==> design.v <==
module axi_master_write #(
    parameter AXI_ID_WD   = 2,
    parameter AXI_DATA_WD = 32,
    parameter AXI_ADDR_WD = 32,
    parameter AXI_STRB_WD = 4
)(
    input                      M_AXI_ACLK,
    input                      M_AXI_ARESETN,    
    input                      w_cmd_valid,
    input  [AXI_ADDR_WD-1 : 0] w_cmd_addr,
    input  [AXI_ID_WD-1   : 0] w_cmd_id,
    input  [1 : 0]             w_cmd_burst,
    input  [2 : 0]             w_cmd_size,
    input  [AXI_ADDR_WD-1 : 0] w_cmd_len,
    output                     w_cmd_ready,
    output                     w_cmd_abort,
    output [AXI_ADDR_WD-1 : 0] M_AXI_AWADDR,
    output [AXI_ID_WD-1   : 0] M_AXI_AWID,
    output [1 : 0]             M_AXI_AWBURST,
    output [2 : 0]             M_AXI_AWSIZE,
    output [7 : 0]             M_AXI_AWLEN,
    output                     M_AXI_AWVALID,
    input                      M_AXI_AWREADY,
    output [AXI_DATA_WD-1 : 0] M_AXI_WDATA,
    output                     M_AXI_WLAST,
    output [AXI_STRB_WD-1 : 0] M_AXI_WSTRB,
    output                     M_AXI_WVALID,
    input                      M_AXI_WREADY,
    input  [AXI_ID_WD-1   : 0] M_AXI_BID,
    input  [1 : 0]             M_AXI_BRESP,
    input                      M_AXI_BVALID,
    output                     M_AXI_BREADY
);
localparam IW = AXI_ID_WD,
           DW = AXI_DATA_WD,
           AW = AXI_ADDR_WD,
           SW = AXI_STRB_WD;
localparam FIXED     = 2'b00,
           INCREMENT = 2'b01,
           WRAP      = 2'b10;
localparam ADDRLSB           = $clog2(DW) - 3;
localparam T_LGMAXBURST      = $clog2((4096 << 3) / DW);
localparam LGMAXBURST        = (T_LGMAXBURST < 8) ? T_LGMAXBURST : 8;
localparam LGMAX_FIXED_BURST = (T_LGMAXBURST < 4) ? T_LGMAXBURST : 4;
localparam AWT               = AW - ADDRLSB;
reg w_busy;
reg w_complete_combo;
reg pre_start;
reg start_burst_combo;
reg phantom_start;
reg [AW-1  : 0] awaddr;
reg [IW-1  : 0] awid;
reg [AWT-1 : 0] awlent;
reg [1 : 0]     awburst;
reg [2 : 0]     awsize;
reg aw_incr_burst;
reg aw_full_incr_burst;
reg aw_full_fixed_burst;
reg aw_needs_alignment;
reg            axi_awvalid;
reg [IW-1 : 0] axi_awid;
reg [AW-1 : 0] axi_awaddr;
reg [1 : 0]    axi_awburst;
reg [7 : 0]    axi_awlen;
reg [2 : 0]    axi_awsize;
reg [DW-1 : 0] axi_wdata;
reg [SW-1 : 0] axi_wstrb;
reg            axi_wlast;
reg            axi_wvalid;
reg            axi_bready;
reg [AWT-1 : 0] aw_requests_remaining;
reg [AWT-1 : 0] aw_next_remaining_combo;
reg aw_next_full_incr_burst_remaining_combo;
reg aw_none_incr_burst_remaining;
reg aw_none_incr_burst_remaining_combo;
reg aw_next_full_fixed_burst_remaining_combo;
reg aw_none_fixed_burst_remaining;
reg aw_none_fixed_burst_remaining_combo;
reg [LGMAXBURST-1 : 0] addr_align_combo;
reg [LGMAXBURST   : 0] initial_burst_len_combo;
reg [LGMAXBURST   : 0] wr_max_burst;
reg [LGMAXBURST   : 0] wr_beats_cnt;
reg axi_abort_pending;
wire w_fire     = w_cmd_valid   && w_cmd_ready;
wire awfire     = M_AXI_AWVALID && M_AXI_AWREADY;
wire wfire      = M_AXI_WVALID  && M_AXI_WREADY;
wire bfire      = M_AXI_BVALID  && M_AXI_BREADY;
wire last_wfire = M_AXI_WLAST   && wfire;
wire aw_pending = M_AXI_AWVALID && !M_AXI_AWREADY;
wire w_pending  = M_AXI_WVALID  && !M_AXI_WREADY;
always @(posedge M_AXI_ACLK) begin
    if (!M_AXI_ARESETN) begin
        w_busy <= 1'b0;
    end
    else if (w_fire) begin
        w_busy <= 1'b1;
    end
    else if (w_complete_combo) begin
        w_busy <= 1'b0;
    end
end
always @(posedge M_AXI_ACLK) begin
    if (!w_busy) begin
        pre_start <= 1'b1;
    end
    else begin
        pre_start <= 1'b0;
    end
end
always @(*) begin
    start_burst_combo = !(aw_incr_burst ? aw_none_incr_burst_remaining : aw_none_fixed_burst_remaining);
    if (!w_busy || axi_abort_pending) begin
        start_burst_combo = 1'b0;
    end
    if (axi_awvalid || pre_start) begin
        start_burst_combo = 1'b0;
    end
    if (M_AXI_WVALID && !(M_AXI_WLAST && M_AXI_WREADY)) begin
        start_burst_combo = 1'b0;
    end
end
always @(posedge M_AXI_ACLK) begin
    if (!w_busy) begin
        phantom_start <= 1'b0;
    end
    else begin
        phantom_start <= start_burst_combo;
    end
end
always @(posedge M_AXI_ACLK) begin
    if (!M_AXI_ARESETN) begin
        axi_awvalid <= 1'b0;
    end
    else if (!aw_pending) begin
        axi_awvalid <= start_burst_combo;
    end
end
always @(*) begin
    if (!w_busy) begin
        w_complete_combo = 1'b0;
    end
    else begin
        w_complete_combo = last_wfire && (aw_incr_burst ? aw_none_incr_burst_remaining : aw_none_fixed_burst_remaining);
        if (axi_abort_pending && !axi_wvalid && !axi_awvalid) begin
            w_complete_combo = 1'b1;
        end
    end
end
always @(posedge M_AXI_ACLK) begin
    if (!w_busy) begin
        axi_abort_pending <= 1'b0;
    end
    else if (bfire && M_AXI_BRESP[1]) begin
        axi_abort_pending <= 1'b1;
    end
end
always @(posedge M_AXI_ACLK) begin
    if (!M_AXI_ARESETN) begin
        awburst <= INCREMENT;
        awsize  <= 'b0;
        awlent  <= 'b0;
        awid    <= 'b0;
        awaddr  <= 'b0;
        aw_incr_burst       <= 1'b1;
        aw_full_incr_burst  <= 1'b0;
        aw_full_fixed_burst <= 1'b0; 
    end
    else if (!w_busy) begin 
        awburst <= w_cmd_burst;
        awsize  <= w_cmd_size;
        awlent  <= w_cmd_len[AW-1 : ADDRLSB];
        awid    <= w_cmd_id;
        awaddr  <= w_cmd_addr;
        aw_incr_burst       <= (w_cmd_burst == INCREMENT);
        aw_full_incr_burst  <= |w_cmd_len[AW-1 : (ADDRLSB+LGMAXBURST)];
        aw_full_fixed_burst <= |w_cmd_len[AW-1 : (ADDRLSB+LGMAX_FIXED_BURST)];
    end
end
always @(posedge M_AXI_ACLK) begin
    if (!aw_pending) begin
        axi_awburst <= awburst;
        axi_awid    <= awid;
        axi_awsize  <= awsize;
    end
end
wire [LGMAXBURST : 0] aw_align_sum = {1'b0, w_cmd_addr[(ADDRLSB+LGMAXBURST-1) : ADDRLSB]} + {1'b0, w_cmd_len[(ADDRLSB+LGMAXBURST-1) : ADDRLSB]};
always @(posedge M_AXI_ACLK) begin
    if (!w_busy) begin
        aw_needs_alignment <= 1'b0;
        if (|w_cmd_addr[(ADDRLSB+LGMAXBURST-1) : ADDRLSB]) begin
            if (|w_cmd_len[AW-1 : (LGMAXBURST+ADDRLSB)]) begin
                aw_needs_alignment <= 1'b1;
            end
            else if (aw_align_sum[LGMAXBURST]) begin
                aw_needs_alignment <= 1'b1;
            end
        end
    end
end
always @(*) begin
    addr_align_combo        = 1'b1 + (~awaddr[(ADDRLSB+LGMAXBURST-1) : ADDRLSB]);
    initial_burst_len_combo = (1 << LGMAXBURST);
    if (!aw_incr_burst) begin
        initial_burst_len_combo = (1 << LGMAX_FIXED_BURST);
        if (!aw_full_fixed_burst) begin
            initial_burst_len_combo = {1'b0, awlent[LGMAXBURST-1 : 0]};
        end
    end
    else if (aw_needs_alignment) begin
        initial_burst_len_combo = {1'b0, addr_align_combo};
    end
    else if (!aw_full_incr_burst) begin
        initial_burst_len_combo = {1'b0, awlent[LGMAXBURST-1 : 0]};
    end
end
always @(posedge M_AXI_ACLK) begin
    if (pre_start) begin
        wr_max_burst <= initial_burst_len_combo;
    end
    else if (phantom_start) begin
        if (aw_incr_burst) begin
            if (!aw_next_full_incr_burst_remaining_combo) begin
                wr_max_burst <= {1'b0, aw_next_remaining_combo[7 : 0]};
            end
            else begin
                wr_max_burst <= (1 << LGMAXBURST);
            end
        end
        else begin
            if (!aw_next_full_fixed_burst_remaining_combo) begin
                wr_max_burst <= {4'b0, aw_next_remaining_combo[3 : 0]};
            end
            else begin
                wr_max_burst <= (1 << LGMAX_FIXED_BURST);
            end
        end
    end
end
always @(posedge M_AXI_ACLK) begin
    if (!aw_pending) begin
        axi_awlen <= wr_max_burst - 1'b1;
    end
end
always @(posedge M_AXI_ACLK) begin
    if (pre_start) begin
        aw_requests_remaining         <= awlent;
        aw_none_incr_burst_remaining  <= 1'b0;
        aw_none_fixed_burst_remaining <= 1'b0;
    end
    else if (phantom_start) begin
        aw_requests_remaining         <= aw_next_remaining_combo;
        aw_none_incr_burst_remaining  <= aw_none_incr_burst_remaining_combo;
        aw_none_fixed_burst_remaining <= aw_none_fixed_burst_remaining_combo;
    end
    else if (axi_abort_pending) begin
        aw_requests_remaining         <= 'b0;
        aw_none_incr_burst_remaining  <= 1'b1;
        aw_none_fixed_burst_remaining <= 1'b1;
    end
end
always @(*) begin
    aw_next_remaining_combo                  = aw_requests_remaining - ({(LGMAXBURST+1){phantom_start}} & wr_max_burst);
    aw_next_full_incr_burst_remaining_combo  = |aw_next_remaining_combo[AWT-1 : LGMAXBURST];
    aw_next_full_fixed_burst_remaining_combo = |aw_next_remaining_combo[AWT-1 : LGMAX_FIXED_BURST];
    aw_none_incr_burst_remaining_combo       = !aw_next_full_incr_burst_remaining_combo && !(|aw_next_remaining_combo[LGMAXBURST-1 : 0]);
    aw_none_fixed_burst_remaining_combo      = !aw_next_full_fixed_burst_remaining_combo && !(|aw_next_remaining_combo[LGMAX_FIXED_BURST-1 : 0]);
end
always @(posedge M_AXI_ACLK) begin
    if (!w_busy) begin
        axi_awaddr <= w_cmd_addr;
    end
    else if (awfire) begin
        axi_awaddr[ADDRLSB-1 : 0] <= 'b0;
        if (aw_incr_burst) begin
            axi_awaddr[AW-1 : ADDRLSB] <=axi_awaddr[AW-1 : ADDRLSB] + axi_awlen + 1'b1;
        end
    end
end
always @(posedge M_AXI_ACLK) begin
    if (!M_AXI_ARESETN) begin
        axi_wvalid <= 1'b0;
    end
    else if (!w_pending) begin
        if (last_wfire) begin
            axi_wvalid <= 1'b0;
        end
        if (start_burst_combo) begin
            axi_wvalid <= 1'b1;
        end
    end
end
always @(posedge M_AXI_ACLK) begin
    if (!M_AXI_ARESETN) begin
        wr_beats_cnt  <= 'b0;
    end
    else begin
        case ({phantom_start,  wfire})
            2'b00: begin end
            2'b01: begin
                wr_beats_cnt  <= wr_beats_cnt - 1'b1;
            end
            2'b10: begin
                wr_beats_cnt  <= wr_beats_cnt + wr_max_burst;
            end
            2'b11: begin
                wr_beats_cnt  <= wr_beats_cnt + M_AXI_AWLEN;
            end
        endcase
    end
end
always @(posedge M_AXI_ACLK) begin
    if (!M_AXI_ARESETN) begin
        axi_wdata <= 'b0;
    end
    else if (wfire) begin
        axi_wdata <= axi_wdata + 1'b1;
        if (M_AXI_WLAST) begin
            axi_wdata <= 'b0;
        end
    end
end
always @(posedge M_AXI_ACLK) begin
    if (!w_busy) begin
        axi_wlast <= (awlent == 'b1);
    end
    else if (!w_pending) begin
        if (start_burst_combo) begin
            axi_wlast <= (wr_max_burst == 'b1);
        end
        else if (phantom_start) begin
            axi_wlast <= (M_AXI_AWLEN == 'b1);
        end
        else begin
            axi_wlast <= (wr_beats_cnt == 2);
        end
    end
end
always @(posedge M_AXI_ACLK) begin
    if (!w_pending) begin
        axi_wstrb <= axi_abort_pending ? 'b0 : {SW{1'b1}};
    end
end 
always @(posedge M_AXI_ACLK) begin
    if (!M_AXI_ARESETN) begin
        axi_bready <= 1'b0;
    end 
    else if (last_wfire) begin
        axi_bready <= 1'b1;
    end
    else if (bfire) begin
        axi_bready <= 1'b0;
    end
end
assign w_cmd_ready   = !w_busy && !axi_abort_pending;
assign w_cmd_abort   = axi_abort_pending;
assign M_AXI_AWVALID = axi_awvalid;
assign M_AXI_AWADDR  = axi_awaddr;
assign M_AXI_AWID    = axi_awid;
assign M_AXI_AWBURST = axi_awburst;
assign M_AXI_AWSIZE  = axi_awsize;
assign M_AXI_AWLEN   = axi_awlen;
assign M_AXI_WVALID  = axi_wvalid;
assign M_AXI_WDATA   = axi_wdata;
assign M_AXI_WSTRB   = axi_wstrb;
assign M_AXI_WLAST   = axi_wlast;
assign M_AXI_BREADY  = axi_bready;
endmodule
module axi_master_read #(
    parameter AXI_ID_WD   = 2,
    parameter AXI_DATA_WD = 32,
    parameter AXI_ADDR_WD = 32,
    parameter AXI_STRB_WD = 4
)(
    input                      M_AXI_ACLK,
    input                      M_AXI_ARESETN,    
    input                      r_cmd_valid,
    input  [AXI_ADDR_WD-1 : 0] r_cmd_addr,
    input  [AXI_ID_WD-1   : 0] r_cmd_id,
    input  [1 : 0]             r_cmd_burst,
    input  [2 : 0]             r_cmd_size,
    input  [AXI_ADDR_WD-1 : 0] r_cmd_len,
    output                     r_cmd_ready,
    output                     r_cmd_abort,
    output [AXI_ADDR_WD-1 : 0] M_AXI_ARADDR,
    output [AXI_ID_WD-1   : 0] M_AXI_ARID,
    output [1 : 0]             M_AXI_ARBURST,
    output [2 : 0]             M_AXI_ARSIZE,
    output [7 : 0]             M_AXI_ARLEN,
    output                     M_AXI_ARVALID,
    input                      M_AXI_ARREADY,
    input  [AXI_DATA_WD-1 : 0] M_AXI_RDATA,
    input                      M_AXI_RLAST,
    input  [AXI_ID_WD-1   : 0] M_AXI_RID,
    input  [1 : 0]             M_AXI_RRESP,
    input                      M_AXI_RVALID,
    output                     M_AXI_RREADY
);
localparam IW = AXI_ID_WD,
           DW = AXI_DATA_WD,
           AW = AXI_ADDR_WD,
           SW = AXI_STRB_WD;
localparam FIXED     = 2'b00,
           INCREMENT = 2'b01,
           WRAP      = 2'b10;
localparam ADDRLSB           = $clog2(DW) - 3;
localparam T_LGMAXBURST      = $clog2((4096 << 3) / DW);
localparam LGMAXBURST        = (T_LGMAXBURST < 8) ? T_LGMAXBURST : 8;
localparam LGMAX_FIXED_BURST = (T_LGMAXBURST < 4) ? T_LGMAXBURST : 4;
localparam AWT               = AW - ADDRLSB;
reg r_busy;
reg r_complete_combo;
reg pre_start;
reg start_burst_combo;
reg phantom_start;
reg [AW-1  : 0] araddr;
reg [IW-1  : 0] arid;
reg [AWT-1 : 0] arlent;
reg [1 : 0]     arburst;
reg [2 : 0]     arsize;
reg ar_incr_burst;
reg ar_full_incr_burst;
reg ar_full_fixed_burst;
reg ar_needs_alignment;
reg            axi_arvalid;
reg [IW-1 : 0] axi_arid;
reg [AW-1 : 0] axi_araddr;
reg [1 : 0]    axi_arburst;
reg [7 : 0]    axi_arlen;
reg [2 : 0]    axi_arsize;
reg            axi_rready;
reg [AWT-1 : 0] ar_requests_remaining;
reg [AWT-1 : 0] ar_next_remaining_combo;
reg ar_next_full_incr_burst_remaining_combo;
reg ar_none_incr_burst_remaining;
reg ar_none_incr_burst_remaining_combo;
reg ar_next_full_fixed_burst_remaining_combo;
reg ar_none_fixed_burst_remaining;
reg ar_none_fixed_burst_remaining_combo;
reg [LGMAXBURST-1 : 0] addr_align_combo;
reg [LGMAXBURST   : 0] initial_burst_len_combo;
reg [LGMAXBURST   : 0] rd_max_burst;
reg [9 : 0] ar_burst_outstanding;
reg         ar_last_outstanding;
reg axi_abort_pending;
wire r_fire     = r_cmd_valid   && r_cmd_ready;
wire arfire     = M_AXI_ARVALID && M_AXI_ARREADY;
wire rfire      = M_AXI_RVALID  && M_AXI_RREADY;
wire last_rfire = M_AXI_RLAST   && rfire;
wire ar_pending = M_AXI_ARVALID && !M_AXI_ARREADY;
always @(posedge M_AXI_ACLK) begin
    if (!M_AXI_ARESETN) begin
        r_busy <= 1'b0;
    end
    else if (r_fire) begin
        r_busy <= 1'b1;
    end
    else if (r_complete_combo) begin
        r_busy <= 1'b0;
    end
end
always @(posedge M_AXI_ACLK) begin
    if (!r_busy) begin
        pre_start <= 1'b1;
    end
    else begin
        pre_start <= 1'b0;
    end
end
always @(*) begin
    start_burst_combo = !(ar_incr_burst ? ar_none_incr_burst_remaining : ar_none_fixed_burst_remaining);
    if (!r_busy || axi_abort_pending) begin
        start_burst_combo = 1'b0;
    end
    if (axi_arvalid || pre_start) begin
        start_burst_combo = 1'b0;
    end
end
always @(posedge M_AXI_ACLK) begin
    if (!r_busy) begin
        phantom_start <= 1'b0;
    end
    else begin
        phantom_start <= start_burst_combo;
    end
end
always @(posedge M_AXI_ACLK) begin
    if (!M_AXI_ARESETN) begin
        axi_arvalid <= 1'b0;
    end
    else if (!ar_pending) begin
        axi_arvalid <= start_burst_combo;
    end
end
always @(*) begin
    if (!r_busy) begin
        r_complete_combo = 1'b0;
    end
    else begin
        r_complete_combo = !pre_start && !phantom_start
                        && (ar_incr_burst ? ar_none_incr_burst_remaining : ar_none_fixed_burst_remaining)
                        && ((ar_burst_outstanding == 'b0) || (last_rfire && ar_last_outstanding));
    end
end
always @(posedge M_AXI_ACLK) begin
    if (!M_AXI_ARESETN) begin
        ar_burst_outstanding <= 'b0;
        ar_last_outstanding  <= 1'b0;
    end
    else begin
        if (phantom_start && !last_rfire) begin
            ar_burst_outstanding <= ar_burst_outstanding + 1'b1;
            ar_last_outstanding  <= (ar_burst_outstanding == 1'b0);
        end
        if (last_rfire && !phantom_start) begin
            ar_burst_outstanding <= ar_burst_outstanding - 1'b1;
            ar_last_outstanding  <= (ar_burst_outstanding == 'd2);
        end
    end
end
always @(posedge M_AXI_ACLK) begin
    if (!r_busy) begin
        axi_abort_pending <= 1'b0;
    end
    else if (rfire && M_AXI_RRESP[1]) begin
        axi_abort_pending <= 1'b1;
    end
end
always @(posedge M_AXI_ACLK) begin
    if (!M_AXI_ARESETN) begin
        arburst <= INCREMENT;
        arsize  <= 'b0;
        arlent  <= 'b0;
        arid    <= 'b0;
        araddr  <= 'b0;
        ar_incr_burst       <= 1'b1;
        ar_full_incr_burst  <= 1'b0;
        ar_full_fixed_burst <= 1'b0; 
    end
    else if (!r_busy) begin 
        arburst <= r_cmd_burst;
        arsize  <= r_cmd_size;
        arlent  <= r_cmd_len[AW-1 : ADDRLSB];
        arid    <= r_cmd_id;
        araddr  <= r_cmd_addr;
        ar_incr_burst       <= (r_cmd_burst == INCREMENT);
        ar_full_incr_burst  <= |r_cmd_len[AW-1 : (ADDRLSB+LGMAXBURST)];
        ar_full_fixed_burst <= |r_cmd_len[AW-1 : (ADDRLSB+LGMAX_FIXED_BURST)];
    end
end
always @(posedge M_AXI_ACLK) begin
    if (!ar_pending) begin
        axi_arburst <= arburst;
        axi_arid    <= arid;
        axi_arsize  <= arsize;
    end
end
wire [LGMAXBURST : 0] ar_align_sum = {1'b0, r_cmd_addr[(ADDRLSB+LGMAXBURST-1) : ADDRLSB]} + {1'b0, r_cmd_len[(ADDRLSB+LGMAXBURST-1) : ADDRLSB]};
always @(posedge M_AXI_ACLK) begin
    if (!r_busy) begin
        ar_needs_alignment <= 1'b0;
        if (|r_cmd_addr[(ADDRLSB+LGMAXBURST-1) : ADDRLSB]) begin
            if (|r_cmd_len[AW-1 : (LGMAXBURST+ADDRLSB)]) begin
                ar_needs_alignment <= 1'b1;
            end
            else if (ar_align_sum[LGMAXBURST]) begin
                ar_needs_alignment <= 1'b1;
            end
        end
    end
end
always @(*) begin
    addr_align_combo        = 1'b1 + (~araddr[(ADDRLSB+LGMAXBURST-1) : ADDRLSB]);
    initial_burst_len_combo = (1 << LGMAXBURST);
    if (!ar_incr_burst) begin
        initial_burst_len_combo = (1 << LGMAX_FIXED_BURST);
        if (!ar_full_fixed_burst) begin
            initial_burst_len_combo = {1'b0, arlent[LGMAXBURST-1 : 0]};
        end
    end
    else if (ar_needs_alignment) begin
        initial_burst_len_combo = {1'b0, addr_align_combo};
    end
    else if (!ar_full_incr_burst) begin
        initial_burst_len_combo = {1'b0, arlent[LGMAXBURST-1 : 0]};
    end
end
always @(posedge M_AXI_ACLK) begin
    if (pre_start) begin
        rd_max_burst <= initial_burst_len_combo;
    end
    else if (phantom_start) begin
        if (ar_incr_burst) begin
            if (!ar_next_full_incr_burst_remaining_combo) begin
                rd_max_burst <= {1'b0, ar_next_remaining_combo[7 : 0]};
            end
            else begin
                rd_max_burst <= (1 << LGMAXBURST);
            end
        end
        else begin
            if (!ar_next_full_fixed_burst_remaining_combo) begin
                rd_max_burst <= {4'b0, ar_next_remaining_combo[3 : 0]};
            end
            else begin
                rd_max_burst <= (1 << LGMAX_FIXED_BURST);
            end
        end
    end
end
always @(posedge M_AXI_ACLK) begin
    if (!ar_pending) begin
        axi_arlen <= rd_max_burst - 1'b1;
    end
end
always @(posedge M_AXI_ACLK) begin
    if (pre_start) begin
        ar_requests_remaining         <= arlent;
        ar_none_incr_burst_remaining  <= 1'b0;
        ar_none_fixed_burst_remaining <= 1'b0;
    end
    else if (phantom_start) begin
        ar_requests_remaining         <= ar_next_remaining_combo;
        ar_none_incr_burst_remaining  <= ar_none_incr_burst_remaining_combo;
        ar_none_fixed_burst_remaining <= ar_none_fixed_burst_remaining_combo;
    end
    else if (axi_abort_pending) begin
        ar_requests_remaining         <= 'b0;
        ar_none_incr_burst_remaining  <= 1'b1;
        ar_none_fixed_burst_remaining <= 1'b1;
    end
end
always @(*) begin
    ar_next_remaining_combo                  = ar_requests_remaining - ({(LGMAXBURST+1){phantom_start}} & rd_max_burst);
    ar_next_full_incr_burst_remaining_combo  = |ar_next_remaining_combo[AWT-1 : LGMAXBURST];
    ar_next_full_fixed_burst_remaining_combo = |ar_next_remaining_combo[AWT-1 : LGMAX_FIXED_BURST];
    ar_none_incr_burst_remaining_combo       = !ar_next_full_incr_burst_remaining_combo && !(|ar_next_remaining_combo[LGMAXBURST-1 : 0]);
    ar_none_fixed_burst_remaining_combo      = !ar_next_full_fixed_burst_remaining_combo && !(|ar_next_remaining_combo[LGMAX_FIXED_BURST-1 : 0]);
end
always @(posedge M_AXI_ACLK) begin
    if (!r_busy) begin
        axi_araddr <= r_cmd_addr;
    end
    else if (arfire) begin
        axi_araddr[ADDRLSB-1 : 0] <= 'b0;
        if (ar_incr_burst) begin
            axi_araddr[AW-1 : ADDRLSB] <=axi_araddr[AW-1 : ADDRLSB] + axi_arlen + 1'b1;
        end
    end
end
always @(posedge M_AXI_ACLK) begin
    if (!M_AXI_ARESETN) begin
        axi_rready <= 1'b0;
    end 
    else if (arfire) begin
        axi_rready <= 1'b1;
    end
    else if (r_complete_combo) begin
        axi_rready <= 1'b0;
    end
end
assign r_cmd_ready   = !r_busy && !axi_abort_pending;
assign r_cmd_abort   = axi_abort_pending;
assign M_AXI_ARVALID = axi_arvalid;
assign M_AXI_ARADDR  = axi_araddr;
assign M_AXI_ARID    = axi_arid;
assign M_AXI_ARBURST = axi_arburst;
assign M_AXI_ARSIZE  = axi_arsize;
assign M_AXI_ARLEN   = axi_arlen;
assign M_AXI_RREADY  = axi_rready;
endmodule
module DMAC #(
    parameter AXI_ID_WD   = 2,
    parameter AXI_DATA_WD = 32,
    parameter AXI_ADDR_WD = 32,
    parameter AXI_STRB_WD = 4
)(
    input                      AXI_ACLK,
    input                      AXI_ARESETN,    
    input                      cmd_valid,
    input  [AXI_ADDR_WD-1 : 0] cmd_addr,
    input  [AXI_ID_WD-1   : 0] cmd_id,
    input  [1 : 0]             cmd_burst,
    input  [2 : 0]             cmd_size,
    input  [AXI_ADDR_WD-1 : 0] cmd_len,
    output                     cmd_ready,
    output                     cmd_abort,
    output [AXI_ADDR_WD-1 : 0] AXI_AWADDR,
    output [AXI_ID_WD-1   : 0] AXI_AWID,
    output [1 : 0]             AXI_AWBURST,
    output [2 : 0]             AXI_AWSIZE,
    output [7 : 0]             AXI_AWLEN,
    output                     AXI_AWVALID,
    input                      AXI_AWREADY,
    output [AXI_DATA_WD-1 : 0] AXI_WDATA,
    output [AXI_STRB_WD-1 : 0] AXI_WSTRB,
    output                     AXI_WLAST,
    output                     AXI_WVALID,
    input                      AXI_WREADY,
    input  [AXI_ID_WD-1   : 0] AXI_BID,
    input  [1 : 0]             AXI_BRESP,
    input                      AXI_BVALID,
    output                     AXI_BREADY,
    output [AXI_ADDR_WD-1 : 0] AXI_ARADDR,
    output [AXI_ID_WD-1   : 0] AXI_ARID,
    output [1 : 0]             AXI_ARBURST,
    output [2 : 0]             AXI_ARSIZE,
    output [7 : 0]             AXI_ARLEN,
    output                     AXI_ARVALID,
    input                      AXI_ARREADY,
    input  [AXI_DATA_WD-1 : 0] AXI_RDATA,
    input                      AXI_RLAST,
    input  [AXI_ID_WD-1   : 0] AXI_RID,
    input  [1 : 0]             AXI_RRESP,
    input                      AXI_RVALID,
    output                     AXI_RREADY
);
wire w_cmd_ready, r_cmd_ready;
wire w_cmd_abort, r_cmd_abort;
assign cmd_ready = w_cmd_ready && r_cmd_ready;
assign cmd_abort = w_cmd_abort || r_cmd_abort;
wire cmd_valid_both = cmd_valid && cmd_ready;
axi_master_write #(
    .AXI_ID_WD(AXI_ID_WD),
    .AXI_DATA_WD(AXI_DATA_WD),
    .AXI_ADDR_WD(AXI_ADDR_WD),
    .AXI_STRB_WD(AXI_STRB_WD)
) axi_master_write(
    .M_AXI_ACLK(AXI_ACLK),
    .M_AXI_ARESETN(AXI_ARESETN),    
    .w_cmd_valid(cmd_valid_both),
    .w_cmd_addr(cmd_addr),
    .w_cmd_id(cmd_id),
    .w_cmd_burst(cmd_burst),
    .w_cmd_size(cmd_size),
    .w_cmd_len(cmd_len),
    .w_cmd_ready(w_cmd_ready),
    .w_cmd_abort(w_cmd_abort),
    .M_AXI_AWADDR(AXI_AWADDR),
    .M_AXI_AWID(AXI_AWID),
    .M_AXI_AWBURST(AXI_AWBURST),
    .M_AXI_AWSIZE(AXI_AWSIZE),
    .M_AXI_AWLEN(AXI_AWLEN),
    .M_AXI_AWVALID(AXI_AWVALID),
    .M_AXI_AWREADY(AXI_AWREADY),
    .M_AXI_WDATA(AXI_WDATA),
    .M_AXI_WLAST(AXI_WLAST),
    .M_AXI_WSTRB(AXI_WSTRB),
    .M_AXI_WVALID(AXI_WVALID),
    .M_AXI_WREADY(AXI_WREADY),
    .M_AXI_BID(AXI_BID),
    .M_AXI_BRESP(AXI_BRESP),
    .M_AXI_BVALID(AXI_BVALID),
    .M_AXI_BREADY(AXI_BREADY)
);
axi_master_read #(
    .AXI_ID_WD(AXI_ID_WD),
    .AXI_DATA_WD(AXI_DATA_WD),
    .AXI_ADDR_WD(AXI_ADDR_WD),
    .AXI_STRB_WD(AXI_STRB_WD)
) axi_master_read(
    .M_AXI_ACLK(AXI_ACLK),
    .M_AXI_ARESETN(AXI_ARESETN),    
    .r_cmd_valid(cmd_valid_both),
    .r_cmd_addr(cmd_addr),
    .r_cmd_id(cmd_id),
    .r_cmd_burst(cmd_burst),
    .r_cmd_size(cmd_size),
    .r_cmd_len(cmd_len),
    .r_cmd_ready(r_cmd_ready),
    .r_cmd_abort(r_cmd_abort),
    .M_AXI_ARADDR(AXI_ARADDR),
    .M_AXI_ARID(AXI_ARID),
    .M_AXI_ARBURST(AXI_ARBURST),
    .M_AXI_ARSIZE(AXI_ARSIZE),
    .M_AXI_ARLEN(AXI_ARLEN),
    .M_AXI_ARVALID(AXI_ARVALID),
    .M_AXI_ARREADY(AXI_ARREADY),
    .M_AXI_RDATA(AXI_RDATA),
    .M_AXI_RLAST(AXI_RLAST),
    .M_AXI_RVALID(AXI_RVALID),
    .M_AXI_RREADY(AXI_RREADY),
    .M_AXI_RID(AXI_RID),
    .M_AXI_RRESP(AXI_RRESP)
);
endmodule
==> run.sh <==
#!/bin/bash
# the make line also repeats each setting of config.mk as NAME=value (left out here)
make -C /OpenROAD-flow-scripts/flow DESIGN_CONFIG=/design/flow/config.mk WORK_HOME=/design/flow/orfs CLKGATE_MAP_FILE= finish
==> config.mk <==
export PLATFORM = sky130hd
export DESIGN_NAME = DMAC
export DESIGN_NICKNAME = DMAC
export VERILOG_FILES = /design/flow/design.v
export SDC_FILE = /design/flow/constraint.sdc
export NUM_CORES = 4
export LEC_CHECK = 0
export CAP_MARGIN = 0
export CORE_MARGIN = 2
export CORE_UTILIZATION = 70
export CTS_CLUSTER_DIAMETER = 359
export CTS_CLUSTER_SIZE = 37
export MAX_ROUTING_LAYER = met4
export SETUP_SLACK_MARGIN = 0.84
export SLEW_MARGIN = 20
==> constraint.sdc <==
create_clock -name core_clock -period 2.94 [get_ports {AXI_ACLK}]
set_input_delay 0.5880 -clock core_clock [delete_from_list [all_inputs] [get_ports {AXI_ACLK}]]
set_output_delay 0.5880 -clock core_clock [all_outputs]
set_load 0.01 [all_outputs]
==> COMMIT_EDITMSG, run 1 <==
Store results of the implementation flow

- Sorting the Yosys area breakdown by cell type puts at the top edfxtp_1.
* DIE HEIGHT: 165 um
* Multiplexer share of the synthesized area: 0.0505
* Synth Area in Simple Gates: 0.196
* Final weighted congestion of routability-driven global placement: ~0.92
- Run-stopping error: [ERROR DPL-0038] Utilization greater than 100%, impossible to legalize
- Yosys Instances: 1,865
* Clock Tree Root: clkbuf_16
- Per the post-place timing report, worst setup slack is -0.712 ns.
* Top post-synthesis cells by area: edfxtp_1 29%, dfxtp_1 18%, mux2i_1 4.7%, ha_1 4.4%, nand2_1 4.3%
* Xor/xnor share of the synthesized area: 0.0805
* Placeable Area: 25,300 sq um
* DP HPWL: 40.2 mm
* Synth async-reset ratio: 0
* Adders+Majority by Area: 0.0507
* Post-Synthesis Cells: 1,865
- Summed standard-cell area reported by yosys: 18,200 sq um
- The synthesis report lists the Yosys warning total as 2.
- Post-synth top cells: 207 x nand2_1, 176 x edfxtp_1, 165 x dfxtp_1, 142 x nor2_1, 102 x o21ai_0
- The number of clock buffers added by TritonCTS is 13.
- Counting distinct cell types in the post-synthesis netlist gives 71.
- Number of synthesized flops with an enable pin: ~180
- The clock passes through at most 3 buffers.
- In this run, the synthesized area fraction spent on AND-OR/OR-AND gates is recorded as 0.121.
- Number of port buffers: between 200 and 250
* Synthesized flop and latch total: roughly 340
- After detailed placement, the total cell area comes to roughly 23,000 sq um.
- Per Yosys stat, the portion of area used by sequential elements is 0.473.
- At the floorplan stage, the core utilization is reported as 0.717.
- Looking at the clock tree report, the H-tree level count equals 1.
- The share of synthesized area in the top cell type comes to 0.291.
* Last flow stage reached: global routing
* Chip footprint: approximately 27,000 sq um
- According to the floorplan report, the die width is 165 um.
- The average instance in the mapped netlist occupies about 9.7 sq um.
* Prevailing logic family in the synthesized netlist: simple AND/OR/NAND/NOR gates
- For reference, the placement row count at floorplan is 58.
- Result of the run: stopped before the end
- The most common cell in the synthesized netlist is nand2_1.
- Before any placement, the netlist area is recorded as 18,200 sq um.
- I/O pins: 258
- For this run, the leading register cell type out of synthesis is edfxtp_1.
- Counting every net in the synthesized netlist gives roughly 2k.
* Clock sink total: 341
timing repair:
| item | in CTS |
|---|---|
| gates resized | 243 |
| hold buffers | 0 |
| buffers inserted | 79 |
| cloned | 2 |
| pin swaps | 146 |
| setup endpoints to repair | 210 |
through the flow:
| step | util | hold WS, ns | cells | total power (uW) |
|---|---|---|---|---|
| 4_1_cts | 0.967 | 0.440 | 2613 | 14800 |
| 3_5_place_dp | 0.889 | 0.418 | 2511 | 11400 |
| 3_3_place_gp | 0.889 | 0.410 | 2511 | 11100 |
| 2_1_floorplan | - | 0.408 | 1865 | 9240 |
==> run 2, diff against run 1 <==
- ABC_AREA: default -> 1
- CORE_ASPECT_RATIO: default -> 0.97
- CTS_CLUSTER_DIAMETER: 359 -> 30
- CTS_CLUSTER_SIZE: 37 -> 58
- HOLD_SLACK_MARGIN: default -> 0.3
- MAX_ROUTING_LAYER: met4 -> met5
- MIN_ROUTING_LAYER: default -> met1
- PLACE_DENSITY_LB_ADDON: default -> 0.28
- SETUP_SLACK_MARGIN: 0.84 -> 0.92
- TNS_END_PERCENT: default -> 80
- clock period: 2.94 -> 3.63 ns (I/O delays scaled with it)
==> COMMIT_EDITMSG, run 2 <==
Store results of the implementation flow

- The clock net in this run drives a total of 341 sinks.
* Average cell area after synthesis: 7.41 sq um
* Number of placement rows: 61
- Of the post-synthesis cell area, the dominant cell type holds 0.261.
* Overflow left after global routing: 32
* Xor/xnor share of the synthesized area: 0.0303
- Counting the buffers created by CTS gives 70.
- The floorplan step records an initial core utilization of 0.709.
- Per the CTS log, the root buffer master is clkbuf_16.
* H-tree Lvls: 3
- Yosys mapped a number of flops with a built-in enable equal to about 180.
- The number of nets handed over by synthesis was roughly 2.9k.
- Count of distinct cell types in the synthesized netlist: 57
- In the global route stage, overall resource usage came out at 0.825.
- According to the floorplan report, the die width is 177 um.
- Of the total synthesized cell area, the portion taken by full adders, half adders and majority gates is 0.0455.
* Yosys warning tally: 2
* Leading area contributor after synthesis: edfxtp_1
- Mapped Area: 20,200 sq um
- The main area contributors are edfxtp_1 26%, dfxtp_1 16%, nand2_1 12%, nor2_1 6.4%, inv_1 6.4%.
* Synthesized flop and latch total: approximately 340
- Of the total synthesized cell area, the portion taken by AND-OR and OR-AND cells is 0.132.
- For this design, Yosys synthesis ends with a cell count of 2,731.
- During I/O placement, the number of pins put on the boundary was between 200 and 300.
* Result of the run: stopped before the end
- Post-synth top cells: 637 x nand2_1, 346 x nor2_1, 344 x inv_1, 223 x o21ai_0, 176 x edfxtp_1
* Post-placement worst setup slack: 0.0269 ns
* DP HPWL: roughly 46 mm
- Summed standard-cell area reported by yosys: 20,200 sq um
* Post-Synthesis Cells: about 2.7k
* Post-placement cell area: 22,800 sq um
- Per the OpenROAD floorplan log, the area of the die is 30,300 sq um.
- According to the floorplan report, the placeable core area is 28,500 sq um.
* Number of port buffers: 217
- Final weighted congestion of routability-driven global placement: roughly 1
- DIE HEIGHT: 171 um
* Run-stopping error: [ERROR GRT-0232] Routing congestion too high. Check the congestion heatmap in the GUI.
- Prevailing logic family in the synthesized netlist: simple AND/OR/NAND/NOR gates
- Last flow stage reached: global routing
- The post-CTS hold buffer count recorded in the log is 0.
- Synth async-reset ratio: 0
- CTS reports a maximum clock tree buffer depth of 3.
* Synth Seq Share: 0.424
* Synth Area in Simple Gates: 0.285
- In the synthesized netlist the dominant register cell turns out to be edfxtp_1.
* Multiplexer share of the synthesized area: 0.000989
- The synthesis stats list as the most numerous cell nand2_1.
- After detailed placement, the design holds a cell count of 3,274.
run 2: per-layer routing:
layer	overflow	global-route usage
met5	1	0.433
met4	18	0.868
met3	2	0.715
met2	11	0.966
met1	0	0.794
run 2: timing repair:
item                       CTS
gates cloned                 2
setup buffers               38
pin swaps                   52
gates resized              146
setup endpoints to repair   44
run 2: stage by stage:
step,utilization,total power [uW]
after floorplan,-,7720
after global placement,0.798,8980
after detailed placement,0.798,9180
after CTS,0.912,16200
==> run 3, diff against run 2 <==
- ABC_AREA: 1 -> default
- CAP_MARGIN: 0 -> 20
- CELL_PAD_IN_SITES_GLOBAL_PLACEMENT: default -> 0
- CORE_ASPECT_RATIO: 0.97 -> default
- CORE_MARGIN: 2 -> 6
- CORE_UTILIZATION: 70 -> 64
- CTS_CLUSTER_DIAMETER: 30 -> 107
- CTS_CLUSTER_SIZE: 58 -> 15
- GPL_TIMING_DRIVEN: default -> 0
- HOLD_SLACK_MARGIN: 0.3 -> default
- MAX_ROUTING_LAYER: met5 -> met4
- MIN_ROUTING_LAYER: met1 -> default
- PLACE_DENSITY_LB_ADDON: 0.28 -> 0.25
- SETUP_SLACK_MARGIN: 0.92 -> default
- SLEW_MARGIN: 20 -> 5
- TNS_END_PERCENT: 80 -> default
- clock period: 3.63 -> 3.69 ns (I/O delays scaled with it)
==> COMMIT_EDITMSG, run 3 <==
Add synthesis and place-and-route results

- Result of the run: no timing/DRC/antenna violations
- Of the total power, the clock network draws 0.246.
- Clock period minus final worst setup slack: approximately 3.6 ns
- The final route contains between 15k and 20k vias.
* Top power group: registers
- Per the timing report, the biggest fanout along the worst path comes to 6.
- The number of clock sinks came to ~340.
- Via count of the first global-routing pass: 15.4k
- Clock Tree Root: clkbuf_16
* Class of the most critical hold timing path: reg2reg
* First-pass DRT Iterations: 6
* Via density per instance: 6.19
* DIE HEIGHT: 180 um
- In this run the critical path is formed by inv_2 -> nor2_1 -> ha_1 -> fa_1 -> nand2b_1 -> a21oi_4 -> buf_4 -> a21o_1 -> nor3_2 -> xnor2_1 -> nand4_1 -> a2111oi_4 -> buf_6 -> o211ai_2 -> o22ai_1.
* Fin. max-slew vios: 0
- Slowest stage cell, crit path: edfxtp_1
* Synthesized net count: 2,055
* Overflow left after global routing: 0
* Inserted Clock Buffers: 26
- The share of total power dissipated in sequential elements is 0.452.
* Clk_skew: 0.0162 ns
- Clock slew at reported path FFs: 0.07 ns
* Final worst slack: roughly 0.075 ns
- Area leader share: 0.291
- Type of destination of the critical path: register
* Total wire length: 52.3 mm
- In this run, synthesis inferred roughly 180 flip-flops with an integrated enable.
- The internal portion of the total power is 7530 uW.
- Note, the detailed placer reported a final HPWL of 39.2 mm.
* Remaining design rule violation count: 0
* Number of port buffers: 216
* Summed standard-cell area reported by yosys: 18,200 sq um
- Required time at the endpoint of the critical path: 4.07 ns
- Looking at the hold checks, the worst path lands on axi_master_write.axi_awid[1].
* TritonCTS clock tree: yes
* Prevailing logic family in the synthesized netlist: simple AND/OR/NAND/NOR gates
- Pin count of the biggest net entering global routing: 31
- The pre-CTS setup check shows a worst slack of -1.03 ns.
- Multiplexer share of the synthesized area: 0.0505
* Late-Pin Clk Latency: 0.55 ns
* Type of origin of the critical path: register
* Gate family responsible for the most delay along the worst path: AND-OR/OR-AND gates
* Category of the critical setup timing path: reg2reg
- PwrDens: 509 nW/um^2
- Crit Reg-Reg Startpoint: axi_master_write.wr_max_burst[0]
- Number of placement rows: 61
- Number of buffers added to fix hold violations after cts: 0
- Delay of the slowest cell on the worst path: around 0.46 ns
- The cell-mix breakdown from Yosys lists the simple-gate area share as 0.196.
- RSZ-0062 raised after global routing: true
- In this run the most critical hold path is launched from axi_master_write.awid[1].
- CTS reports a maximum clock tree buffer depth of 3.
- The clock network consumes a total of between 2000 and 3000 uW.
* Final Cell Area: 22,000 sq um
- Relative to the synthesized area, the layout overhead comes to 21.0%.
* Leakage power summed over all cells: 0.00819 uW
- Endpoint of the most critical register-to-register path: axi_master_write.wr_max_burst[0]
- Wire length of the first global-routing pass: 80.9 mm
- Power consumed by sequential cells: 5060 uW
- Yosys warning tally: 2
- The cell-mix breakdown from Yosys lists the XOR/XNOR area share as 0.0805.
- Among all cell types in the netlist, the one instantiated most often is nand2_1.
- After the last flow step, the layout net total stands at ~2.3k.
* Placeable Area: 27,900 sq um
- Initial DRC count: 1,561
- The timing report notes that buffer and inverter cells on the critical path total 3.
* Combinational Power Share: 0.302
* Synthesized flop and latch total: 341
* Number of maximum-capacitance violations: 0
- Capturing element of the worst setup path: axi_master_write.wr_max_burst[0]
- Die W: roughly 180 um
* Adders+Majority by Area: 0.0507
- Peak VDD IR: 0.381 mV
* Final hold violation count: 0
- The critical path crosses 15 cells after its start point.
* Worst setup path startpoint: axi_master_write.wr_max_burst[0]
* Worst Path Arrival: 4.00 ns
* Top flip-flop cell by instance count after synthesis: edfxtp_1
- Fraction of the core area covered by cells at the end of the flow: 0.789
* Total chip power: 11,200 uW
- Count of distinct cell types in the synthesized netlist: 71
- Routed length per instance: 20.7 um
- The cell-mix breakdown from Yosys lists the compound-gate area share as 0.121.
- The initial antenna violation count is 1.
* Worst R2R Path Depth: 15
- H-tree Lvls: 1
- In this run the mean area of a mapped cell was 9.74 sq um.
* Max transition margin: 0.299
- Antenna violation net count after detailed routing: 0
* Post-route setup TNS: 0 ns
- At the floorplan stage, the core utilization is reported as 0.652.
- Tool Warnings: 69
- STA reports a reg2reg setup slack of ~0.075 ns.
- Maximum clock frequency: 277 MHz
- Post-Synthesis Cells: 1,865
- The pin closest to its max-slew limit shows a slew of 1.05 ns.
* Post-placement cell area: about 21,000 sq um
- Mapped Area: 18,200 sq um
* Chip footprint: 32,600 sq um
* Count of endpoints failing setup in the final report: 0
- GRT Util Overall: 0.312
- Power dissipated by switching net loads: 3660 uW
- Power of the combinational group: between 3000 and 4000 uW
- Of the synthesized area, sequential elements account for 0.473.
* Switching Fraction: 0.328
- Final weighted congestion of routability-driven global placement: ~0.99
- For reference, the top cells by area after synthesis are edfxtp_1 29%, dfxtp_1 18%, mux2i_1 4.7%, ha_1 4.4%, nand2_1 4.3%.
- Yosys Instances: 1,865
- In the synthesized netlist the async set-or-reset flop fraction comes to 0.
* Leading area contributor after synthesis: edfxtp_1
- Post-route period utilization is reported as 0.980.
* I/O pins: approximately 260
- Along the worst hold path, the cell count comes to 0.
* Post-synth top cells: 207 x nand2_1, 176 x edfxtp_1, 165 x dfxtp_1, 142 x nor2_1, 102 x o21ai_0
==> run 3: area by class of cell <==
cell class,instances,area [sq um]
multi-input combinational,1388,9260
sequential,341,8590
fill,1790,5880
timing repair buffer,231,2330
clock buffer,48,776
tap,378,473
buffer,73,308
inverter,61,233
antenna,1,2.50
==> run 3: per-layer routing <==
metal / global-route usage / wire (um)
met5: - / 0
met4: 0.128 / 2360
met3: 0.0446 / 4830
met2: 0.503 / 24500
met1: 0.397 / 20600
==> run 3: metrics by stage <==
stage,hold slack [ns],cells
2_1_floorplan,0.408,1865
3_3_place_gp,0.412,2459
3_5_place_dp,0.422,2462
4_1_cts,0.432,2514
5_1_grt,0.446,2521
6_report,0.432,2521
==> run 3: timing repair <==
| item | in CTS | in global routing |
|---|---|---|
| pin swaps | 4 | 14 |
| resized | 14 | 41 |
| gates cloned | 0 | 0 |
| buffers inserted | 6 | 6 |
| endpoints found under the setup margin | 23 | 21 |
==> run 4, diff against run 3 <==
- CELL_PAD_IN_SITES_GLOBAL_PLACEMENT: 0 -> default
- CORE_MARGIN: 6 -> 2
- CORE_UTILIZATION: 64 -> 71
- CTS_CLUSTER_DIAMETER: 107 -> default
- CTS_CLUSTER_SIZE: 15 -> 26
- GPL_TIMING_DRIVEN: 0 -> default
- MAX_ROUTING_LAYER: met4 -> default
- PLACE_DENSITY_LB_ADDON: 0.25 -> 0.0
- SLEW_MARGIN: 5 -> 20
- TNS_END_PERCENT: default -> 40
- clock period: 3.69 -> 4.22 ns (I/O delays scaled with it)
==> COMMIT_EDITMSG, run 4 <==
Add synthesis and place-and-route results

* Clock Tree Root: clkbuf_16
* I/O pins: 258
- Relative contribution of the clock network to total power: 0.323
- Max clock buf depth: 3
* Wire length of the first global-routing pass: 79.4 mm
- Die W: 164 um
* Chip footprint: 26,900 sq um
- The worst hold path begins at axi_master_read.arburst[0].
- Adders+Majority by Area: 0.0507
* Worst R2R Path Depth: 12
* Inserted Clock Buffers: 37
- For this run, design rule violations remaining after detail routing come to 0.
- Per the synthesis report, the XOR/XNOR share of the synthesized area is 0.0805.
- The critical path crosses 16 cells after its start point.
* Synthesized-area fraction occupied by ao, oa, aoi and oai cells: 0.121
- DIE HEIGHT: 164 um
- Worst Path Arrival: 4.26 ns
- The commonest register cell is edfxtp_1.
* Crit Reg-Reg Startpoint: axi_master_write.phantom_start
- Count of endpoints failing setup in the final report: 0
- In this run the cell area of the synthesized design comes to 18,200 sq um.
* Worst-path cell chain: clkdlybuf4s50_1 -> and2_1 -> buf_4 -> nand2_1 -> o211ai_1 -> fa_1 -> a21o_1 -> a21oi_1 -> nor2b_1 -> o21a_1 -> o41ai_1 -> buf_4 -> a211oi_1 -> a311oi_1 -> xnor2_1 -> and2_1
- The worst-case reg-to-reg setup slack stands at approximately 0.41 ns.
- The worst-case IR drop observed on VDD is 0.418 mV.
- Sequential power for this build is 4460 uW.
* GRT Util Overall: 0.377
- The script logs the ratio of routed vias to standard cells as roughly 6.4.
- Tool Warnings: 69
- Yosys Instances: ~1.9k
* Antenna violations before repair: 2
* Category of the critical setup timing path: in2reg
- Among all cell types in the netlist, the one instantiated most often is nand2_1.
- The timing report shows that the slowest cell on the worst path is fa_1.
- The count of nets left with antenna violations once routing finished came out at 0.
- H-tree Lvls: 2
* Fin. max-slew vios: 0
* Leading area contributor after synthesis: edfxtp_1
- Counting every net in the synthesized netlist gives 2,055.
- Placeable Area: 25,200 sq um
- Leakage power summed over all cells: approximately 0.0084 uW
* Number of synthesized flops with an enable pin: 176
* Combinational Power Share: 0.265
- The finished layout holds 2,433 standard cells, fillers aside.
- The script computed the net switching share of total power as 0.317.
* Delay of the slowest cell on the worst path: 0.46 ns
- Per the post-run analysis, buffers plus inverters along the critical path come to 3.
* Total via count in the routed design: between 15k and 20k
- At the end of routability-driven placement, the weighted congestion stood at slightly above 0.9.
* First-pass DRT Iterations: 7
- Number of port buffers: 217
* Clock period minus final worst setup slack: 3.83 ns
- Entering global routing, the biggest net connects 123 pins.
- Gate family responsible for the most delay along the worst path: AND-OR/OR-AND gates
- Count of distinct cell types in the synthesized netlist: 71
- Per the placement report, the placed cell count is around 2.4k.
* Net count reported at finish: 2,262
* Tightest Pin Transition: 1.14 ns
- Max transition margin: 0.241
* Tcrit/Tclk final: 0.909
- Clock network power: 3500 uW
* Synthesis-to-layout area growth: 21.2%
* Worst setup path startpoint: AXI_WREADY
* Initial DRC count: 1,806
- Number of maximum-capacitance violations: 0
- Clock slew at reported path FFs: 0.07 ns
- Late-Pin Clk Latency: 0.53 ns
- OpenSTA lists the critical path endpoint as axi_master_write.wr_beats_cnt[8].
- TritonCTS built the clock tree.
- Core utilization at floorplan: 0.721
* Result of the run: no timing/DRC/antenna violations
* Internal Power: 7400 uW
- By count the netlist is led by 207 x nand2_1, 176 x edfxtp_1, 165 x dfxtp_1, 142 x nor2_1, 102 x o21ai_0.
* Required time at the endpoint of the critical path: 4.64 ns
- Prevailing logic family in the synthesized netlist: simple AND/OR/NAND/NOR gates
- Setup repair after global routing left no endpoint under its margin.
- Type of origin of the critical path: input port
* Multiplexer share of the synthesized area: 0.0505
- Of the total synthesized cell area, the portion taken by AND, OR, NAND and NOR gates is 0.196.
* Via count of the first global-routing pass: 15.4k
* Top power group: registers
* DP HPWL: ~35 mm
* Endpoint of the most critical register-to-register path: axi_master_write.wr_max_burst[2]
- Summed over all nets, the switching power comes to 3430 uW.
- Static timing analysis puts the maximum clock frequency at between 200 and 300 MHz.
- Counting flops and latches in the post-synthesis netlist gives 341.
- The main area contributors are edfxtp_1 29%, dfxtp_1 18%, mux2i_1 4.7%, ha_1 4.4%, nand2_1 4.3%.
- Post-Synthesis Cells: 1,865
- Total wire length: about 51 mm
- STA classifies the critical path endpoint as a register.
- Row generation in the floorplan step produced between 50 and 60 rows.
- Maximum fanout along the worst path: 14
- Post-route setup TNS: 0 ns
- Global routing finished with a remaining overflow of 0.
* Sequential power share: 0.412
* Clock sink total: 341
* Final hold violation count: 0
- Across the routed clock network, the largest skew measured is 0.0149 ns.
- Power of the combinational group: about 2900 uW
- Routed length per instance: 20.9 um
* Worst hold path stage count: 0
- Total power normalized to cell area comes to 492 nW/um^2.
- Synth Seq Share: 0.473
* Synth async-reset ratio: 0
* Average cell area after synthesis: roughly 9.7 sq um
* Area leader share: 0.291
* Fillers: around 1.3k
* Class of the most critical hold timing path: reg2reg
- STA shows the worst min-delay path finishing at axi_master_read.axi_arburst[0].
- Yosys warning tally: 2
- Summed standard-cell area reported by yosys: roughly 18,000 sq um
-- run 4: routing by layer --
layer | wire, um | vias to the layer above | GRT usage
met5 | 0 | - | 0
met4 | 2460 | 0 | 0.182
met3 | 4940 | 200 | 0.0717
met2 | 24700 | 934 | 0.642
met1 | 18900 | 7419 | 0.461
li1 | - | 7053 | -
-- run 4: cell type report --
class	instances	area, sq um	share of cell area
diodes	2	5.00	0.000227
clock buffers	51	1190	0.0540
multi-input cells	1388	9060	0.412
flip-flops and latches	341	8600	0.391
repair buffers	243	2360	0.107
clock inverters	17	154	0.00699
inverters	61	229	0.0104
well taps	330	413	0.0188
-- run 4: timing repair --
item / 4_1_cts / 5_1_grt
hold buffers: 0 / 0
endpoints found under the hold margin: 0 / 0
buffers inserted: 0 / 1
setup endpoints to repair: 0 / 3
gates resized: 0 / 2
-- run 4: per-stage QoR --
stage          utilization  cell area, sq um  hold slack (ns)  setup slack, ns  power [uW]
2_1_floorplan            -             18200            0.408            0.248        6150
3_3_place_gp         0.820             20600            0.412           0.0819        7090
3_5_place_dp         0.820             20600            0.418           0.0563        7220
4_1_cts              0.873             22000            0.433            0.233       10800
5_1_grt              0.874             22000            0.452            0.183       11200
6_report             0.874             22000            0.430            0.386       10800
==> run 5, diff against run 4 <==
- ABC_AREA: default -> 1
- CAP_MARGIN: 20 -> 0
- CORE_UTILIZATION: 71 -> 64
- CTS_CLUSTER_DIAMETER: default -> 30
- CTS_CLUSTER_SIZE: 26 -> 58
- MAX_ROUTING_LAYER: default -> met5
- MIN_ROUTING_LAYER: default -> met1
- PLACE_DENSITY_LB_ADDON: 0.0 -> 0.28
- TNS_END_PERCENT: 40 -> 80
- clock period: 4.22 -> 2.75 ns (I/O delays scaled with it)
==> COMMIT_EDITMSG, run 5 <==
Add synthesis and place-and-route results

- Gate family responsible for the most delay along the worst path: simple AND/OR/NAND/NOR gates
- Counting buffers and inverters, the worst setup path is 21 cells deep.
* Number of placement rows: about 65
- For this run, the chip area from Yosys synthesis comes to 20,200 sq um.
- Inserted Clock Buffers: 69
- Per Yosys stat, the portion of area used by sequential elements is 0.424.
- Crit Reg-Reg Startpoint: axi_master_read.phantom_start
* Count of endpoints failing setup in the final report: 34
- Via count of the first global-routing pass: roughly 22k
- Final weighted congestion of routability-driven global placement: 1.02
* Tightest Pin Transition: 0.933 ns
- Core utilization at floorplan: 0.647
- Of the post-synthesis cell area, the dominant cell type holds 0.261.
* Total wire length: 95.8 mm
- By area the synthesized netlist is led by edfxtp_1 26%, dfxtp_1 16%, nand2_1 12%, nor2_1 6.4%, inv_1 6.4%.
- Relative contribution of the clock network to total power: 0.376
- Detailed-route iteration 0 reported a violation count of 5,341.
- Peak VDD IR: 0.727 mV
* Top power group: the clock network
* Post-route setup TNS: -12.66 ns
- Clock latency on the worst-skew pair, taken at its later pin, is 0.66 ns.
- Max transition margin: 0.371
- Required time at the endpoint of the critical path: 3.23 ns
* Critical path's most frequent cell: nand2_1
* Post-synth top cells: 637 x nand2_1, 346 x nor2_1, 344 x inv_1, 223 x o21ai_0, 176 x edfxtp_1
- Layout violations: setup timing
* Net count reported at finish: between 3k and 4k
* Destination of the worst hold path: axi_master_write.aw_incr_burst
- Pin count of the biggest net entering global routing: 63
* Clock sink total: 341
- Each instance of the synthesized netlist takes up on average 7.41 sq um.
- Dividing the final minimum period by the clock period gives 1.33.
- In the placement report, post-DP HPWL is listed as 48.8 mm.
- Sequential cells consume a total of roughly 7000 uW.
- STA classifies the critical path startpoint as a register.
- TritonCTS clock tree: yes
- GRT Util Overall: 0.455
* Clock slew at reported path FFs: 0.06 ns
- The final timing report lists clock skew as 0.0657 ns.
- The layout report lists the multi-input gate area as 11,400 sq um.
* Number of synthesized flops with an enable pin: approximately 180
- For this run, the leading register cell type out of synthesis is edfxtp_1.
* H-tree Lvls: 3
* Worst Path Arrival: 4.13 ns
- The cell area that synthesis handed to floorplanning was a little over 20,000 sq um.
- Per the detail_route report, DRC violations left total 0.
* Number of maximum-capacitance violations: 0
- Counting the fill cells in the layout gives around 1.2k.
* Clock period minus final worst setup slack: 3.65 ns
* First-pass DRT Iterations: 14
* Worst hold path stage count: 2
- Placed Cells incl. Taps: 3,487
* Switching Fraction: 0.386
* Combinational Power Share: 0.341
* RSZ-0062 raised after global routing: true
- Synthesis handed over a netlist of 2,731 instances.
- In this run the critical path is formed by buf_8 -> nand2_2 -> ha_4 -> nand2_1 -> inv_1 -> a21oi_2 -> nand2_4 -> nand2_4 -> nand2_2 -> nand2_1 -> nand2_1 -> nor2_1 -> nand2_1 -> nor2_4 -> buf_4 -> buf_4 -> buf_4 -> nand3_1 -> nand2_1 -> nand2_1 -> nand2_1.
* Power of the combinational group: roughly 8500 uW
- Static timing analysis puts the maximum clock frequency at 274 MHz.
- Per STA, the startpoint of the critical path is axi_master_read.phantom_start.
- The number of different library cells used by synthesis comes to 57.
* Final worst slack: -0.896 ns
- In the synthesized netlist the async set-or-reset flop fraction comes to 0.
- Of the total synthesized cell area, the portion taken by AND, OR, NAND and NOR gates is 0.285.
- STA lists the maximum fanout along the critical path as 8.
- In this run, the synthesized area fraction spent on adder and majority cells is recorded as 0.0455.
* Yosys warning tally: 2
- STA lists the startpoint of the worst hold path as AXI_ARESETN.
* Fin. max-slew vios: 0
- Total via count in the routed design: roughly 26k
- Grouping non-sequential cells by family puts the most area in simple AND/OR/NAND/NOR gates.
- Number of buffers added to fix hold violations after cts: 0
- The synth_stat.txt file lists the number of cells as 2,731.
- For this design the static power due to leakage is 0.0125 uW.
- Synthesized net count: ~2.9k
* DIE HEIGHT: approximately 180 um
* Count of buffer and inverter cells on the critical path: 5
- Clock network power for this build is 9370 uW.
- In this run the worst hold path is classified as in2reg.
- After the flow finishes, the layout carries non-filler instances totaling 3,682.
- Internal Power: around 15,000 uW
- In this run the worst setup path terminates at axi_master_read.rd_max_burst[4].
- PwrDens: just under 900 nW/um^2
- Result of the run: complete, but fails checks
- Synthesis-to-layout area growth: 41.2%
- Final hold violation count: 0
- Looking at the critical path, the single cell with the biggest stage delay is dfxtp_4.
- Footprint of the flip-flops and latches: between 8000 and 9000 sq um
- The biggest area contributor in the post-synthesis netlist is edfxtp_1.
- Delay of the slowest cell on the worst path: 0.38 ns
- Overflow left after global routing: 0
* Power dissipated by switching net loads: 9610 uW
- Number of port buffers: 217
- The number of cells on the worst reg-to-reg path is 21.
- The worst register-to-register path ends at axi_master_read.rd_max_burst[4].
- Category of the critical setup timing path: reg2reg
- Wire length of the first global-routing pass: between 100 and 150 mm
- Yosys reports the multiplexer fraction of the synthesized area as 0.000989.
- Most frequently used cell type in the post-synthesis netlist: nand2_1
* Type of destination of the critical path: register
- The initial antenna violation count was 11.
- Via density per instance: 6.93
- The tool warning count for the run is 70.
- Synthesized flop and latch total: around 340
* Placeable Area: roughly 31,000 sq um
* Sequential power share: 0.283
- Die W: 182 um
* Chip footprint: 33,100 sq um
- Max clock buf depth: 3
- Xor/xnor share of the synthesized area: 0.0303
- Antenna violation net count after detailed routing: 0
- The completed layout was analyzed and its total power is 24,900 uW.
- In this run, the synthesized area fraction spent on AND-OR/OR-AND gates is recorded as 0.132.
- Looking at the clock tree report, the root buffer type is clkbuf_16.
* Worst reg-to-reg setup slack: -0.90 ns
* I/O pins: approximately 260
- Routed length per instance: about 26 um
## run 5: area by class of cell
class | instances | area share
Multi-Input combinational cell | 1960 | 0.398
Sequential cell | 341 | 0.301
Timing Repair Buffer | 486 | 0.149
Clock buffer | 78 | 0.0663
Inverter | 353 | 0.0466
Clock inverter | 50 | 0.0210
Tap cell | 402 | 0.0176
Antenna cell | 12 | 0.00105
## run 5: layer usage
layer | up-vias | share of wire | global-route usage
li1 | 10100 | - | -
met1 | 11400 | 0.31 | 0.554
met2 | 2937 | 0.41 | 0.732
met3 | 1127 | 0.17 | 0.115
met4 | 6 | 0.11 | 0.272
met5 | - | 0.00077 | 0
## run 5: what timing repair did
action                     4_1_cts  5_1_grt
cloned                           1        1
buffers inserted                11       43
setup endpoints to repair       25       51
pin swaps                       30       97
resized                         99      274
## run 5: per-stage QoR
stage / setup slack, ns / hold WS, ns / utilization / cell area [sq um]
after global routing: -1.28 / 0.443 / 0.913 / 28600
final: -0.896 / 0.429 / 0.913 / 28600
after detailed placement: -0.533 / 0.416 / 0.774 / 24200
after global placement: -0.412 / 0.412 / 0.774 / 24200
after CTS: -0.0407 / 0.408 / 0.870 / 27200
after floorplan: -0.0824 / 0.409 / - / 20200
==> run 6, diff against run 5 <==
- ABC_AREA: 1 -> default
- CAP_MARGIN: 0 -> 20
- CORE_UTILIZATION: 64 -> 61
- CTS_CLUSTER_DIAMETER: 30 -> default
- CTS_CLUSTER_SIZE: 58 -> default
- MAX_ROUTING_LAYER: met5 -> default
- MIN_ROUTING_LAYER: met1 -> default
- PLACE_DENSITY_LB_ADDON: 0.28 -> default
- TNS_END_PERCENT: 80 -> default
- clock period: 2.75 -> 2.71 ns (I/O delays scaled with it)
==> COMMIT_EDITMSG, run 6 <==
Add synthesis and place-and-route results

- Final hold violation count: 0
- Post-Synthesis Cells: approximately 1.9k
* Power dissipated by switching net loads: about 5900 uW
- Synthesis inferred 341 register bits.
* H-tree Lvls: 2
- Average cell area after synthesis: between 9 and 10 sq um
* Pin count of the biggest net entering global routing: 115
- For this design, the CTS-stage hold fixing added 0 buffers.
- Slowest stage cell, crit path: or4b_4
- Worst Path Arrival: 3.63 ns
* Category of the critical setup timing path: reg2reg
- Final Cell Area: 25,300 sq um
- Delay of the slowest cell on the worst path: 0.59 ns
* Post-placement cell area: 22,700 sq um
- The initial antenna violation count came to 0.
- Type of origin of the critical path: register
* Count of endpoints failing setup in the final report: 39
* Synth async-reset ratio: 0
- Of the total synthesized cell area, the portion taken by AND, OR, NAND and NOR gates is 0.196.
- Sorting the synthesized cells by area gives the leading types as edfxtp_1 29%, dfxtp_1 18%, mux2i_1 4.7%, ha_1 4.4%, nand2_1 4.3%.
* Layout violations: setup timing
- edfxtp_1 takes more of the synthesized area than any other cell.
- According to the report, the first pass of detailed routing completed in 7 iterations.
- Buffers placed on the I/O ports in this run total about 220.
* Mapped Area: about 18,000 sq um
* Synthesized net count: 2,055
- STA lists the startpoint of the worst register-to-register path as axi_master_write.aw_requests_remaining[14].
* Worst-path cell chain: or4_4 -> or4b_4 -> or2_4 -> nor3_4 -> xnor2_1 -> nand4_1 -> a2111oi_4 -> buf_6 -> o22ai_2 -> and2_4
- The die covers 31,200 sq um.
- At the worst endpoint, the required time is approximately 3 ns.
- Together, buffers and inverters on the worst path number 1.
- Power attributed to combinational cells is between 6000 and 7000 uW.
- The sequential power reported by the tool is 6850 uW.
* PwrDens: 735 nW/um^2
* GRT Util Overall: 0.336
* Tcrit/Tclk final: 1.23
* Most frequently used cell type in the post-synthesis netlist: nand2_1
- Result of the run: complete, but fails checks
* Endpoint of the most critical register-to-register path: axi_master_write.wr_max_burst[8]
* Synthesis-to-layout area growth: 39.1%
- Multiplexer share of the synthesized area: 0.0505
- Net count reported at finish: between 2k and 3k
* Via count of the first global-routing pass: 15.9k
* Placeable Area: a little under 30,000 sq um
- Number of synthesized flops with an enable pin: between 150 and 200
* Remaining design rule violation count: 0
- In this run the VDD rail shows a maximum IR drop of 0.582 mV.
* Leakage power summed over all cells: 0.00994 uW
- Of the total power, the clock network draws 0.283.
- The worst setup path is captured at a register.
- The final timing report lists a max-slew violation count of 0.
* DIE HEIGHT: 177 um
- In this run, distinct cell masters in the synthesized netlist total between 70 and 80.
* Number of placement rows: between 60 and 70
- Prevailing logic family in the synthesized netlist: simple AND/OR/NAND/NOR gates
- The initial utilization of the core area, before any placement, comes to 0.616.
- The worst hold path begins at axi_master_write.awsize[1].
- TritonCTS created 37 clock buffers.
- Via density per instance: 5.95
- Detailed placement ended at an HPWL of roughly 38 mm.
- Combinational Power Share: 0.348
- The switching portion of total power comes to 0.319.
- During synthesis, Yosys emitted a total of 2 warnings.
- Per the gpl log, the routability congestion estimate is 0.894.
* Fillers: about 1.7k
* Wire length of the first global-routing pass: 82.6 mm
* TritonCTS clock tree: yes
* RSZ-0062 raised after global routing: true
* Tightest Pin Transition: 0.932 ns
- Sorting the synthesized cells by how often they occur yields 207 x nand2_1, 176 x edfxtp_1, 165 x dfxtp_1, 142 x nor2_1, 102 x o21ai_0.
* Total via count in the routed design: 16.4k
- Tool Warnings: 76
- Clock Tree Root: clkbuf_16
- Clock period minus final worst setup slack: 3.33 ns
* Gate family responsible for the most delay along the worst path: simple AND/OR/NAND/NOR gates
* Worst R2R Path Depth: 10
- After global routing the overflow that remains totals 0.
* Capturing element of the worst setup path: axi_master_write.wr_max_burst[8]
- The share of the Yosys chip area taken by registers is 0.473.
* Number of maximum-capacitance violations: 0
- Initial DRC count: 1,408
* Placed Cells incl. Taps: about 2.6k
- Clock skew on the completed layout was measured at 0.0215 ns.
- Late-Pin Clk Latency: 0.54 ns
- The max-slew check reports its worst relative slack as 0.377.
* I/O pins: 258
- Antenna Diode Count: 0
- Filler-free cell count of the finished design: 2,761
* Area leader share: 0.291
- In the power breakdown, the biggest contributor is registers.
- Adders+Majority by Area: 0.0507
* Worst hold path stage count: 0
- Destination of the worst hold path: axi_master_write.axi_awsize[1]
* Final worst slack: -0.621 ns
- The most critical setup path has its startpoint at axi_master_write.aw_requests_remaining[14].
* Total chip power: 18,600 uW
- Wires add up to between 50 and 60 mm.
* Summed standard-cell area reported by yosys: 18,200 sq um
* Clock network power: 5260 uW
- The count of nets left with antenna violations once routing finished came out at 0.
- After synthesis, the design contains 1,865 cells according to Yosys.
- Count of cell instances traversed by the critical path: 10
- In the final routed layout, each cell accounts on average for 20.0 um.
- The registers of the reported paths see a clock transition of 0.06 ns.
* Internal Power: 12,600 uW
- Per the synth stats, the flop cell with the highest instance count is edfxtp_1.
* Maximum fanout along the worst path: 5
- Max clock buf depth: 3
- Sequential power share: 0.369
* Worst reg-to-reg setup slack: -0.62 ns
- The cell-mix breakdown from Yosys lists the XOR/XNOR area share as 0.0805.
* Class of the most critical hold timing path: reg2reg
- Maximum clock frequency: 300 MHz
- Measured along the x axis, the die boundary spans approximately 180 um.
- For this design, the sink count on the clock tree is 341.
* Synthesized-area fraction occupied by ao, oa, aoi and oai cells: 0.121
[run 6: metal layers]
layer  GRT usage  vias to the layer above  routed length [um]
li1            -                     7596                   -
met1       0.407                     7883               21200
met2       0.599                      780               27400
met3      0.0581                      164                4360
met4       0.126                        0                2300
met5           0                        -                   0
[run 6: cell type report]
cell class	count	area [sq um]	share of cell area
multi-input cells	1388	10100	0.400
flip-flops and latches	341	8600	0.341
clock buffers	58	1240	0.0490
clock inverters	10	53.8	0.00213
inverters	61	234	0.00927
well taps	390	488	0.0193
repair buffers	513	4540	0.180
[run 6: stage by stage]
step | TNS (ns) | util | setup WS, ns | hold WS, ns
after floorplan | -6.90 | - | -0.500 | 0.408
after global placement | -15.33 | 0.769 | -0.794 | 0.414
after detailed placement | -20.56 | 0.769 | -0.863 | 0.418
after CTS | -10.86 | 0.831 | -0.618 | 0.427
after global routing | -17.58 | 0.857 | -0.765 | 0.445
final | -12.62 | 0.857 | -0.621 | 0.433
[run 6: repair_timing]
action                                  4_1_cts  5_1_grt
endpoints found under the setup margin       78       95
setup buffers                                33       26
gates cloned                                  1        0
gates resized                                84      150
pin swaps                                    56      101
Power is estimated from default activity; no workload was simulated.
